== try-maple ==
==> flow/design.v <==
module FIR_low_pass_filter(
	input clk,
	input rst,
	input [7:0]FIR_IN,
	output reg [16:0]FIR_OUT
);
reg[7:0] delay_pipeline1;
reg[7:0] delay_pipeline2;
reg[7:0] delay_pipeline3;
reg[7:0] delay_pipeline4;
reg[7:0] delay_pipeline5;
reg[7:0] delay_pipeline6;
reg[7:0] delay_pipeline7;
reg[7:0] delay_pipeline8;
reg[7:0] delay_pipeline9;
wire[7:0] coeff1 = 8'd7;	 
wire[7:0] coeff2 = 8'd5;
wire[7:0] coeff3 = 8'd51;
wire[7:0] coeff4 = 8'd135;
wire[7:0] coeff5 = 8'd179;
wire[7:0] coeff6 = 8'd135;
wire[7:0] coeff7 = 8'd51;
wire[7:0] coeff8 = 8'd5;
wire[7:0] coeff9 = 8'd7;
reg signed [16:0] multi_data1 ; 
reg signed [16:0] multi_data2 ;
reg signed [16:0] multi_data3 ;
reg signed [16:0] multi_data4 ;
reg signed [16:0] multi_data5 ;
reg signed [16:0] multi_data6 ;
reg signed [16:0] multi_data7 ;
reg signed [16:0] multi_data8 ;
reg signed [16:0] multi_data9 ;
always@(posedge clk or negedge rst)
if(!rst)
begin
	delay_pipeline1 <= 8'b0 ;
	delay_pipeline2 <= 8'b0 ;
	delay_pipeline3 <= 8'b0 ;
	delay_pipeline4 <= 8'b0 ;
	delay_pipeline5 <= 8'b0 ;
	delay_pipeline6 <= 8'b0 ;
	delay_pipeline7 <= 8'b0 ;
	delay_pipeline8 <= 8'b0 ;
	delay_pipeline9 <= 8'b0 ;
end
else
begin
	delay_pipeline1 <= FIR_IN;
	delay_pipeline2 <= delay_pipeline1 ;
	delay_pipeline3 <= delay_pipeline2 ;
	delay_pipeline4 <= delay_pipeline3 ;
	delay_pipeline5 <= delay_pipeline4 ;
	delay_pipeline6 <= delay_pipeline5 ;
	delay_pipeline7 <= delay_pipeline6 ;
	delay_pipeline8 <= delay_pipeline7 ;
	delay_pipeline9 <= delay_pipeline8 ;
end
always@(posedge clk or negedge rst)  
	if(!rst)
		multi_data1 <= 17'b0 ;
	else
		multi_data1 <= delay_pipeline1*coeff1 ;
always@(posedge clk or negedge rst)  
	if(!rst)
		multi_data2 <= 17'b0 ;
	else
		multi_data2 <= delay_pipeline2*coeff2 ;
always@(posedge clk or negedge rst)  
	if(!rst)
		multi_data3 <= 17'b0 ;
	else
		multi_data3 <= delay_pipeline3*coeff3 ;
always@(posedge clk or negedge rst)  
	if(!rst)
		multi_data4 <= 17'b0 ;
	else
		multi_data4 <= delay_pipeline4*coeff4 ;
always@(posedge clk or negedge rst)  
	if(!rst)
		multi_data5 <= 17'b0 ;
	else
		multi_data5 <= delay_pipeline5*coeff5 ;
always@(posedge clk or negedge rst)  
	if(!rst)
		multi_data6 <= 17'b0 ;
	else
		multi_data6 <= delay_pipeline6*coeff6 ;
always@(posedge clk or negedge rst)  
	if(!rst)
		multi_data7 <= 17'b0 ;
	else
		multi_data7 <= delay_pipeline7*coeff7 ;
always@(posedge clk or negedge rst)  
	if(!rst)
		multi_data8 <= 17'b0 ;
	else
		multi_data8 <= delay_pipeline8*coeff8 ;
always@(posedge clk or negedge rst)  
	if(!rst)
		multi_data9 <= 17'b0 ;
	else
		multi_data9 <= delay_pipeline9*coeff9 ;
always@(posedge clk or negedge rst)
	if(!rst)
		FIR_OUT <= 16'b0 ;
	else
		FIR_OUT <= multi_data1 + multi_data2 + multi_data3 + multi_data4 +multi_data5 + multi_data6 + multi_data7 + multi_data8 + multi_data9 ;
endmodule
make LEC_CHECK=0 ABC_AREA=1 CAP_MARGIN=20 CORE_ASPECT_RATIO=1.19 CORE_MARGIN=2 CORE_UTILIZATION=72 CTS_CLUSTER_DIAMETER=400 PLACE_DENSITY_LB_ADDON=0.01 SLEW_MARGIN=20 TNS_END_PERCENT=50 finish   # period 3.71 ns
run.sh (not shown) runs the stock make flow with config.mk's settings and CLKGATE_MAP_FILE=.
The flow for try-maple finished, though final verification flagged setup timing.
### try-maple -> try-juniper
- CTS_CLUSTER_DIAMETER no longer set, was 400
- PLACE_DENSITY_LB_ADDON no longer set, was 0.01
- TNS_END_PERCENT no longer set, was 50
- CORE_ASPECT_RATIO no longer set, was 1.19
- the clock period (ns, I/O delays scaled along) now 5.39, was 3.71
try-juniper: no failed stages, no open violations at the end
Of the two values seen for slowest cell on the critical path, sky130_fd_sc_hd__fa_2 was produced by try-maple and sky130_fd_sc_hd__fa_1 by try-juniper.
Diff try-maple -> try-juniper: worst hold margin climbed 0.082 ns; top achievable clock speed dropped 3.1%; non-clock buffer count in the final layout dropped 31; worst setup slack climbed 1.56 ns.
--- input diff try-juniper..try-raven ---
- PLACE_DENSITY_LB_ADDON newly set to 0.2
- SETUP_SLACK_MARGIN newly set to 0.37
- the clock period (ns, I/O delays scaled along) changed from 5.39 to 3.49
## What came out
| try-raven | all stages done | FAIL | setup timing |. Going from try-juniper to try-raven, wire length of the first global-routing pass grew by 19%, tally of clock buffers in the finished layout decreased 3. The run showing the greater detail-routed net length per standard cell is try-raven.
#### Input delta (try-cedar over try-raven)
- SETUP_SLACK_MARGIN now -0.16, was 0.37
- ABC_AREA no longer set, was 1
- PLACE_DENSITY_LB_ADDON no longer set, was 0.2
- the clock period (ns, I/O delays scaled along) now 3.84, was 3.49
Notes after the runs:
- The flow completed for try-cedar, but it is not clean: the layout still shows setup timing.
- try-cedar vs. try-raven: summed instance area of the synthesized netlist went down by 6.0%.
- On first-pass GRT wire length, the higher figure sits with try-raven, not try-cedar.
- Per the comparison of try-cedar with try-raven, die width went down 4.4 um; row count went down about 3.8%.
For try-zinc, these inputs were changed with respect to try-cedar:
- SETUP_SLACK_MARGIN: -0.16 -> unset
- CTS_CLUSTER_SIZE: unset -> 98
- CTS_CLUSTER_DIAMETER: unset -> 391
- the clock period (ns, I/O delays scaled along): 3.84 -> 7.0
### Flow results
Diff try-cedar -> try-zinc: slew at the pin closest to its max-slew limit went up by 0.13 ns; initial antenna violation count dropped 1. In summary, try-zinc completed successfully, with a layout that passed the timing, DRC and antenna checks. The worst setup path startpoint comes out delay_pipeline3[1]$_DFF_PN0_ in one run and multi_data1[7]$_DFF_PN0_ in the other, namely in try-zinc and try-cedar respectively. | sequential share of layout area | lower: try-cedar |. Routed length on met2 for try-zinc is lower than for try-cedar. Compared with try-cedar, overall routed net length in try-zinc decreased by a little under 10%. The lower core occupancy in the finished layout of try-cedar and try-zinc is in try-zinc.
Input-level comparison between try-harbor and try-zinc:
- CTS_CLUSTER_DIAMETER changed from 391 to 380
- CORE_ASPECT_RATIO newly set to 1.81
- CTS_CLUSTER_SIZE changed from 98 to 96
- CORE_UTILIZATION changed from 72 to 40
--- outcome ---
Origin of the worst setup path: delay_pipeline3[1]$_DFF_PN0_ -> try-zinc, delay_pipeline5[0]$_DFF_PN0_ -> try-harbor. Post-route setup TNS essentially unchanged between try-zinc and try-harbor. try-harbor — multi-input gate share of total cell area 0.94 points lower, try-zinc as reference. Going from try-zinc to try-harbor, the hold slack was found to have gone up by 0.020 ns.
